==> 01-25 <==
## std_fp_smult_pipe
module std_fp_smult_pipe #(
    parameter WIDTH = 32,
    parameter INT_WIDTH = 16,
    parameter FRAC_WIDTH = 16
) (
    input  [WIDTH-1:0]              left,
    input  [WIDTH-1:0]              right,
    input  logic                    reset,
    input  logic                    go,
    input  logic                    clk,
    output logic [WIDTH-1:0]        out,
    output logic                    done
);
  std_fp_mult_pipe #(
    .WIDTH(WIDTH),
    .INT_WIDTH(INT_WIDTH),
    .FRAC_WIDTH(FRAC_WIDTH),
    .SIGNED(1)
  ) comp (
    .clk(clk),
    .done(done),
    .reset(reset),
    .go(go),
    .left(left),
    .right(right),
    .out(out)
  );
endmodule
clock: 7.73 ns
lec_check: 0
cap_margin: 0
cell_pad_in_sites_detail_placement: 0
core_aspect_ratio: 0.91
core_margin: 2
core_utilization: 72
cts_cluster_diameter: 100
cts_cluster_size: 100
gpl_routability_driven: 0
place_density: 0.63
setup_slack_margin: 1.03
slew_margin: 15
run.sh (not shown) runs the stock make flow with config.mk's settings and CLKGATE_MAP_FILE=.
==> 04-05 (differences from 01-25) <==
Settings changed: CAP_MARGIN 0 to 40, CORE_ASPECT_RATIO 0.91 to default, CTS_CLUSTER_SIZE 100 to 38, PLACE_DENSITY 0.63 to 0.37.
==> flow/constraint.sdc (replaced) <==
create_clock -name core_clock -period 7.96 [get_ports {clk}]
set_input_delay 1.5920 -clock core_clock [delete_from_list [all_inputs] [get_ports {clk}]]
set_output_delay 1.5920 -clock core_clock [all_outputs]
set_load 0.01 [all_outputs]
==> qor summary <==
quantity	01-25	04-05
Final period demand of the worst path	7740 ps	7260 ps
Data arrival, critical path	8100 ps	7540 ps
Tally of filler cells in the layout	2141	2487
Well-Tap Cells	562	585
Initial cell density of the core	72.8%	73.4%
Largest net degree at the start of global routing	58	67
Post-detailed-route wirelength per cell	25.7 um	23.0 um
Result of the run	complete, but fails checks	timing/DRC/antenna clean
Layout check failures	setup timing	-
Power Internal	1.70 mW	1.55 mW
Maximum cell stage delay along the critical path	600 ps	570 ps
Die boundary height	204 um	214 um
Number of diodes	0	1
Number of global-route vias before repair	26900	26700


==> v28 <==
==> flow/design.v <==
module std_fp_mult_pipe #(
    parameter WIDTH = 32,
    parameter INT_WIDTH = 16,
    parameter FRAC_WIDTH = 16,
    parameter SIGNED = 0
) (
    input  logic [WIDTH-1:0] left,
    input  logic [WIDTH-1:0] right,
    input  logic             go,
    input  logic             clk,
    input  logic             reset,
    output logic [WIDTH-1:0] out,
    output logic             done
);
  logic [WIDTH-1:0]          rtmp;
  logic [WIDTH-1:0]          ltmp;
  logic [(WIDTH << 1) - 1:0] out_tmp;
  logic done_buf[2:0];
  assign done = done_buf[2];
  assign out = out_tmp[(WIDTH << 1) - INT_WIDTH - 1 : WIDTH - INT_WIDTH];
  logic start;
  assign start = go & done_buf[0] == 0 & done_buf[1] == 0;
  always_ff @(posedge clk) begin
    if (start)
      done_buf[0] <= 1;
    else
      done_buf[0] <= 0;
  end
  always_ff @(posedge clk) begin
    if (go) begin
      done_buf[2] <= done_buf[1];
      done_buf[1] <= done_buf[0];
    end else begin
      done_buf[2] <= 0;
      done_buf[1] <= 0;
    end
  end
  always_ff @(posedge clk) begin
    if (reset) begin
      rtmp <= 0;
      ltmp <= 0;
      out_tmp <= 0;
    end else if (go) begin
      if (SIGNED) begin
        rtmp <= $signed(right);
        ltmp <= $signed(left);
        out_tmp <= $signed(
          { {WIDTH{ltmp[WIDTH-1]}}, ltmp} *
          { {WIDTH{rtmp[WIDTH-1]}}, rtmp}
        );
      end else begin
        rtmp <= right;
        ltmp <= left;
        out_tmp <= ltmp * rtmp;
      end
    end else begin
      rtmp <= 0;
      ltmp <= 0;
      out_tmp <= out_tmp;
    end
  end
endmodule
module std_fp_smult_pipe #(
    parameter WIDTH = 32,
    parameter INT_WIDTH = 16,
    parameter FRAC_WIDTH = 16
) (
    input  [WIDTH-1:0]              left,
    input  [WIDTH-1:0]              right,
    input  logic                    reset,
    input  logic                    go,
    input  logic                    clk,
    output logic [WIDTH-1:0]        out,
    output logic                    done
);
  std_fp_mult_pipe #(
    .WIDTH(WIDTH),
    .INT_WIDTH(INT_WIDTH),
    .FRAC_WIDTH(FRAC_WIDTH),
    .SIGNED(1)
  ) comp (
    .clk(clk),
    .done(done),
    .reset(reset),
    .go(go),
    .left(left),
    .right(right),
    .out(out)
  );
endmodule
==> flow/run.sh <==
#!/bin/bash
# the make line also repeats each setting of config.mk as NAME=value (left out here)
make -C /OpenROAD-flow-scripts/flow DESIGN_CONFIG=/design/flow/config.mk WORK_HOME=/design/flow/orfs CLKGATE_MAP_FILE= finish
==> flow/config.mk <==
export PLATFORM = sky130hd
export DESIGN_NAME = std_fp_smult_pipe
export DESIGN_NICKNAME = std_fp_smult_pipe
export VERILOG_FILES = /design/flow/design.v
export SDC_FILE = /design/flow/constraint.sdc
export NUM_CORES = 4
export LEC_CHECK = 0
export ABC_AREA = 0
export CAP_MARGIN = 20
export CELL_PAD_IN_SITES_DETAIL_PLACEMENT = 2
export CELL_PAD_IN_SITES_GLOBAL_PLACEMENT = 0
export CORE_MARGIN = 9
export CORE_UTILIZATION = 26
export CTS_CLUSTER_DIAMETER = 382
export CTS_CLUSTER_SIZE = 65
export GPL_ROUTABILITY_DRIVEN = 0
export GPL_TIMING_DRIVEN = 0
export MAX_ROUTING_LAYER = met4
export PLACE_DENSITY_LB_ADDON = 0.05
export SLEW_MARGIN = 20
export TNS_END_PERCENT = 25
==> flow/constraint.sdc <==
create_clock -name core_clock -period 10.6 [get_ports {clk}]
set_input_delay 2.1200 -clock core_clock [delete_from_list [all_inputs] [get_ports {clk}]]
set_output_delay 2.1200 -clock core_clock [all_outputs]
set_load 0.01 [all_outputs]
==> inputs of v1, as changes to v28 <==
ABC_AREA = not set   (was 0)
CELL_PAD_IN_SITES_DETAIL_PLACEMENT = not set   (was 2)
CELL_PAD_IN_SITES_GLOBAL_PLACEMENT = not set   (was 0)
CORE_MARGIN = 2   (was 9)
CORE_UTILIZATION = 66   (was 26)
CTS_CLUSTER_DIAMETER = not set   (was 382)
CTS_CLUSTER_SIZE = not set   (was 65)
GPL_ROUTABILITY_DRIVEN = not set   (was 0)
GPL_TIMING_DRIVEN = not set   (was 0)
MAX_ROUTING_LAYER = not set   (was met4)
PLACE_DENSITY_LB_ADDON = not set   (was 0.05)
TNS_END_PERCENT = not set   (was 25)
==> flow/constraint.sdc (replaced) <==
create_clock -name core_clock -period 5.11 [get_ports {clk}]
set_input_delay 1.0220 -clock core_clock [delete_from_list [all_inputs] [get_ports {clk}]]
set_output_delay 1.0220 -clock core_clock [all_outputs]
set_load 0.01 [all_outputs]
==> inputs of v20, as changes to v28 <==
CELL_PAD_IN_SITES_GLOBAL_PLACEMENT = 3   (was 0)
CORE_MARGIN = 2   (was 9)
CTS_CLUSTER_DIAMETER = not set   (was 382)
CTS_CLUSTER_SIZE = 53   (was 65)
GPL_ROUTABILITY_DRIVEN = not set   (was 0)
GPL_TIMING_DRIVEN = not set   (was 0)
PLACE_DENSITY_LB_ADDON = not set   (was 0.05)
TNS_END_PERCENT = not set   (was 25)
==> flow/constraint.sdc (replaced) <==
create_clock -name core_clock -period 7.5 [get_ports {clk}]
set_input_delay 1.5000 -clock core_clock [delete_from_list [all_inputs] [get_ports {clk}]]
set_output_delay 1.5000 -clock core_clock [all_outputs]
set_load 0.01 [all_outputs]
==> flow_summary.toml <==
# implementation run metrics
[worst_hold_path]
hp-start = "comp.done_buf[1]"

[layout]
syn2layout_area_growth_pct = 17.7
seq-cell-share = 0.0551
comb_area_frac = 0.706
post-route-cell-area_sq_um = 37400

[run_status]
status = "timing/DRC/antenna clean"

[job]
warnings = 27

[worst_setup_path]
worstSetupStartpoint = "comp.ltmp[6]"

[power_and_ir_drop]
swShare = 0.460

[die]
fp_util = 0.261

[final_timing]
slew_headroom = 0.527
(the above is from v20)
==> flow_summary.toml <==
# implementation run metrics
[place]
port_buffers = 99

[worst_setup_path]
max_stage_delay_ns = 0.90
worstSetupStartpoint = "comp.rtmp[2]"
critPathKind = "reg2reg"

[power_and_ir_drop]
swShare = 0.493
pg_clk_w = 0.000366

[job]
warnings = 26

[die]
fp_util = 0.263

[drt]
post-route-drc-count = 0
wl_per_cell_microns = 26.7

[layout]
syn2layout_area_growth_pct = 10.5
seq-cell-share = 0.0565
post-route-cell-area_sq_um = 35100

[worst_hold_path]
hp-start = "comp.done_buf[0]"

[global_routing]
grt_util_all_layers = 0.211
grt.met3_usage = 0.0163

[final_timing]
hold_ws_ns = 0.419

[run_status]
status = "timing/DRC/antenna clean"

[clock_tree]
cts_resized = 0
(the above is from v28)
==> flow_summary.toml <==
# implementation run metrics
[final_timing]
tightestPinTransition_ns = 0.986
finalSetupViolCount = 32
slew_headroom = 0.341
worst_slack_ns = -2.25

[worst_setup_path]
worstPathArrival_ns = 7.64
worstSetupStartpoint = "comp.rtmp[13]"

[run_status]
so_faults = "setup timing"
status = "failed layout checks"

[layout]
comb_area_frac = 0.702
post-route-cell-area_sq_um = 39200
syn2layout_area_growth_pct = 23.4

[power_and_ir_drop]
swShare = 0.441

[job]
warnings = 31

[worst_hold_path]
hp-start = "comp.done_buf[1]"

[drt]
post-route-drc-count = 0

[die]
fp_util = 0.667
(the above is from v1)


==> run a <==
RTL: the design.v shown in full above, as it stands there.
clock: 7.96 ns
lec_check: 0
abc_area: 1
cap_margin: 20
cell_pad_in_sites_detail_placement: 2
core_aspect_ratio: 0.67
core_margin: 2
core_utilization: 53
cts_cluster_diameter: 207
gpl_routability_driven: 0
gpl_timing_driven: 0
min_routing_layer: met2
place_density: 0.87
slew_margin: 10
==> run b (differences from run a) <==
==> flow/config.mk (replaced) <==
export PLATFORM = sky130hd
export DESIGN_NAME = std_fp_smult_pipe
export DESIGN_NICKNAME = std_fp_smult_pipe
export VERILOG_FILES = /design/flow/design.v
export SDC_FILE = /design/flow/constraint.sdc
export NUM_CORES = 4
export LEC_CHECK = 0
export ABC_AREA = 0
export CAP_MARGIN = 20
export CORE_MARGIN = 2
export CORE_UTILIZATION = 72
export CTS_CLUSTER_DIAMETER = 193
export CTS_CLUSTER_SIZE = 96
export SETUP_SLACK_MARGIN = 0.27
export SLEW_MARGIN = 20
==> flow/constraint.sdc (replaced) <==
create_clock -name core_clock -period 2.74 [get_ports {clk}]
set_input_delay 0.5480 -clock core_clock [delete_from_list [all_inputs] [get_ports {clk}]]
set_output_delay 0.5480 -clock core_clock [all_outputs]
set_load 0.01 [all_outputs]
==> run c (differences from run a) <==
==> flow/config.mk (replaced) <==
export PLATFORM = sky130hd
export DESIGN_NAME = std_fp_smult_pipe
export DESIGN_NICKNAME = std_fp_smult_pipe
export VERILOG_FILES = /design/flow/design.v
export SDC_FILE = /design/flow/constraint.sdc
export NUM_CORES = 4
export LEC_CHECK = 0
export CAP_MARGIN = 20
export CORE_MARGIN = 2
export CORE_UTILIZATION = 72
export CTS_CLUSTER_DIAMETER = 93
export SETUP_SLACK_MARGIN = 1.28
export SLEW_MARGIN = 20
==> flow/constraint.sdc (replaced) <==
create_clock -name core_clock -period 5.11 [get_ports {clk}]
set_input_delay 1.0220 -clock core_clock [delete_from_list [all_inputs] [get_ports {clk}]]
set_output_delay 1.0220 -clock core_clock [all_outputs]
set_load 0.01 [all_outputs]
==> comparison table <==
                                                                        run a                     run c                     run b
Global routing usage on met1                                                -                     52.2%                     54.2%
Run status                                             stopped before the end  finished with violations  finished with violations
Last stage reached                                               3_5_place_dp                         -                         -
Reasons for failing layout checks                                           -              setup timing              setup timing
Initial DRC count                                                           -                      2610                      3105
Leakage dissipation                                                         -                   18.5 nW                   18.7 nW
Final Cell Area                                                             -                 38400 µm²                 38800 µm²
Count of tool warnings                                                      -                        31                        31
Portion of total power attributed to sequential cells                       -                     18.9%                     18.3%
Capturing element type of the critical path                                 -                      flop                      flop
Setup_tns                                                                   -                 -60630 ps                -141960 ps
Non-clock inverters                                                         -                       786                       786
Seq/total area                                                              -                     5.43%                     5.37%
Via density                                                                 -                      5.94                      6.12
Initial core utilization                                                53.7%                     73.4%                     73.4%
Post-synthesis area per instance                                     7.71 µm²                  9.37 µm²                  9.37 µm²
Grt met3 use                                                                -                     9.12%                     10.7%
Internal                                                                    -                 0.00267 W                 0.00505 W
R2R setup slack                                                             -                  -2230 ps                  -4790 ps
Post-Route Utilization                                                      -                     88.8%                     89.7%
Tap Count                                                                   -                       585                       585
Iteration count of the initial detailed-routing pass                        -                         6                         8
Setup Slack @ Placement                                                     -                  -2320 ps                  -4700 ps
No activity file was given, so power comes from the tool's default toggle rates.
